==> inputs of trial 31 <==
==> flow/design.v (excerpt) <==
module CPUSystem(Clock, Reset, T, Mem_Address, Mem_WData, Mem_RData, Mem_Read, Mem_Write);
Settings: LEC_CHECK=0, CAP_MARGIN=40, CELL_PAD_IN_SITES_DETAIL_PLACEMENT=2, CELL_PAD_IN_SITES_GLOBAL_PLACEMENT=0, CORE_MARGIN=7, CORE_UTILIZATION=40, CTS_CLUSTER_DIAMETER=280, GPL_ROUTABILITY_DRIVEN=0, GPL_TIMING_DRIVEN=0, MAX_ROUTING_LAYER=met4, SETUP_SLACK_MARGIN=-0.64, SLEW_MARGIN=0; clock period 8.81 ns.
run.sh (not shown) runs the stock make flow with config.mk's settings and CLKGATE_MAP_FILE=.
==> inputs of trial 37, as changes to trial 31 <==
==> flow/config.mk (replaced) <==
export PLATFORM = sky130hd
export DESIGN_NAME = CPUSystem
export DESIGN_NICKNAME = CPUSystem
export VERILOG_FILES = /design/flow/design.v
export SDC_FILE = /design/flow/constraint.sdc
export NUM_CORES = 4
export LEC_CHECK = 0
export ABC_AREA = 1
export CAP_MARGIN = 20
export CORE_MARGIN = 2
export CORE_UTILIZATION = 72
export PLACE_DENSITY_LB_ADDON = 0.19
export SLEW_MARGIN = 20
==> flow/constraint.sdc (replaced) <==
create_clock -name core_clock -period 5.32 [get_ports {Clock}]
set_input_delay 1.0640 -clock core_clock [delete_from_list [all_inputs] [get_ports {Clock}]]
set_output_delay 1.0640 -clock core_clock [all_outputs]
set_load 0.01 [all_outputs]
==> inputs of trial 61, as changes to trial 31 <==
==> flow/config.mk (replaced) <==
export PLATFORM = sky130hd
export DESIGN_NAME = CPUSystem
export DESIGN_NICKNAME = CPUSystem
export VERILOG_FILES = /design/flow/design.v
export SDC_FILE = /design/flow/constraint.sdc
export NUM_CORES = 4
export LEC_CHECK = 0
export CAP_MARGIN = 20
export CORE_MARGIN = 2
export CORE_UTILIZATION = 57
export SETUP_SLACK_MARGIN = 2.67
export SLEW_MARGIN = 20
==> flow/constraint.sdc (replaced) <==
create_clock -name core_clock -period 9.34 [get_ports {Clock}]
set_input_delay 1.8680 -clock core_clock [delete_from_list [all_inputs] [get_ports {Clock}]]
set_output_delay 1.8680 -clock core_clock [all_outputs]
set_load 0.01 [all_outputs]
==> qor summary <==
quantity	trial 31	trial 37	trial 61
Final Hold Vio Count	-	0	0
Hold Path Class	-	flop to flop	flop to flop
R2R Setup Slk	-	-110 ps	3260 ps
Remaining max-slew budget at the tightest pin	-	26.94%	21.44%
# Max-Cap Violations	-	0	0
Result of the run	stopped before the end	complete, but fails checks	complete, no violations
Failing step	global routing	-	-
Violated checks	-	setup timing	-
Worst-case vdd ir drop	-	0.5508 mV	0.1886 mV
Power Clock	-	0.00230 W	0.00118 W
Final cell area excluding filler cells	-	0.02792 mm^2	0.02659 mm^2
Layout buffering overhead excluding clock cells	-	6.811%	5.261%
Source of the worst register-to-register timing path	-	_ALUSystem.RF.S1.Q[0]	q_RF_OutBSel[0]
Simple-gate share of the synthesized area	27.15%	37.22%	27.15%
Share of Yosys cell area claimed by the top area cell type	19.55%	19.62%	19.55%
Highest signal layer in the routed design	-	met5	met4
Drc violations	-	0	0
Layout clock buffer count	-	32	44
Synthesized-area fraction occupied by adder cells	3.671%	3.684%	3.671%
Average footprint of a synthesized cell	6.774 um^2	5.648 um^2	6.774 um^2
Power of the combinational group	-	0.00844 W	0.00191 W
Category of the worst setup path launch point	-	flop	flop
Die Footprint	0.06776 mm^2	0.03507 mm^2	0.04424 mm^2
Vias per Instance	-	6.886	7.272
Power per unit of standard cell area	-	473.3 mW/mm^2	162.7 mW/mm^2
Overall routed net length	-	105.5 mm	99.80 mm
Stage delay of the slowest cell on the critical path	-	830 ps	580 ps
Post-detailed-route count of antenna-violating nets	-	0	0
Endpoint arrival time on the critical path	-	5060 ps	4990 ps


==> job 6700 <==
CPUSystem again, from the RTL that the note above started with.
export LEC_CHECK = 0
export ABC_AREA = 1
export CAP_MARGIN = 20
export CORE_ASPECT_RATIO = 0.99
export CORE_MARGIN = 2
export CORE_UTILIZATION = 72
export CTS_CLUSTER_DIAMETER = 27
export CTS_CLUSTER_SIZE = 78
export HOLD_SLACK_MARGIN = 0.07
export PLACE_DENSITY_LB_ADDON = 0.19
export SETUP_SLACK_MARGIN = 1.55
export SLEW_MARGIN = 20
create_clock -name core_clock -period 5.32 [get_ports {Clock}]
==> job 7813: changes against job 6700 <==
- ABC_AREA: 1 -> default
- CORE_ASPECT_RATIO: 0.99 -> default
- CTS_CLUSTER_DIAMETER: 27 -> 47
- CTS_CLUSTER_SIZE: 78 -> 31
- HOLD_SLACK_MARGIN: 0.07 -> default
- PLACE_DENSITY_LB_ADDON: 0.19 -> 0.28
- SETUP_SLACK_MARGIN: 1.55 -> 2.67
==> flow/constraint.sdc (replaced) <==
create_clock -name core_clock -period 14.4 [get_ports {Clock}]
set_input_delay 2.8800 -clock core_clock [delete_from_list [all_inputs] [get_ports {Clock}]]
set_output_delay 2.8800 -clock core_clock [all_outputs]
set_load 0.01 [all_outputs]
==> job 2953: changes against job 6700 <==
- CTS_CLUSTER_DIAMETER: 27 -> default
- PLACE_DENSITY: default -> 0.35
- PLACE_DENSITY_LB_ADDON: 0.19 -> default
- SETUP_SLACK_MARGIN: 1.55 -> default
==> flow/constraint.sdc (replaced) <==
create_clock -name core_clock -period 5.11 [get_ports {Clock}]
set_input_delay 1.0220 -clock core_clock [delete_from_list [all_inputs] [get_ports {Clock}]]
set_output_delay 1.0220 -clock core_clock [all_outputs]
set_load 0.01 [all_outputs]
==> results <==
- Job 2953 finished but fails on setup timing. Job 7813 produced a clean layout. Job 6700 aborted during 5_1_grt.
- Between job 7813 and job 2953, the lower total power is in job 7813 (gap about 80%, measured against job 2953).
- First-iteration DRC count: job 7813 is lower than job 2953 (about 0.5%).
- Between job 7813 and job 2953, the lower sequential share of layout area is in job 2953 (gap 1.0 points).
- Against job 7813, the count of clock-buffer cells in the layout of job 2953 is lower by 11.
- Area after synthesis: job 6700 is smaller than job 7813 (0.34%).
- Routed wire length: job 2953 is lower than job 7813 (about 2.8%).
- Between job 2953 and job 7813, the lower critical path depth is in job 7813 (gap 3).
- Sequential cell count is the same in job 7813 and job 2953.
- Die area is the same in job 6700 and job 2953.
- Clock power: job 7813 is smaller than job 2953 (55%).
- Design area: job 7813 is smaller than job 2953 (about 5.6%).
Power is estimated from default activity; no workload was simulated.
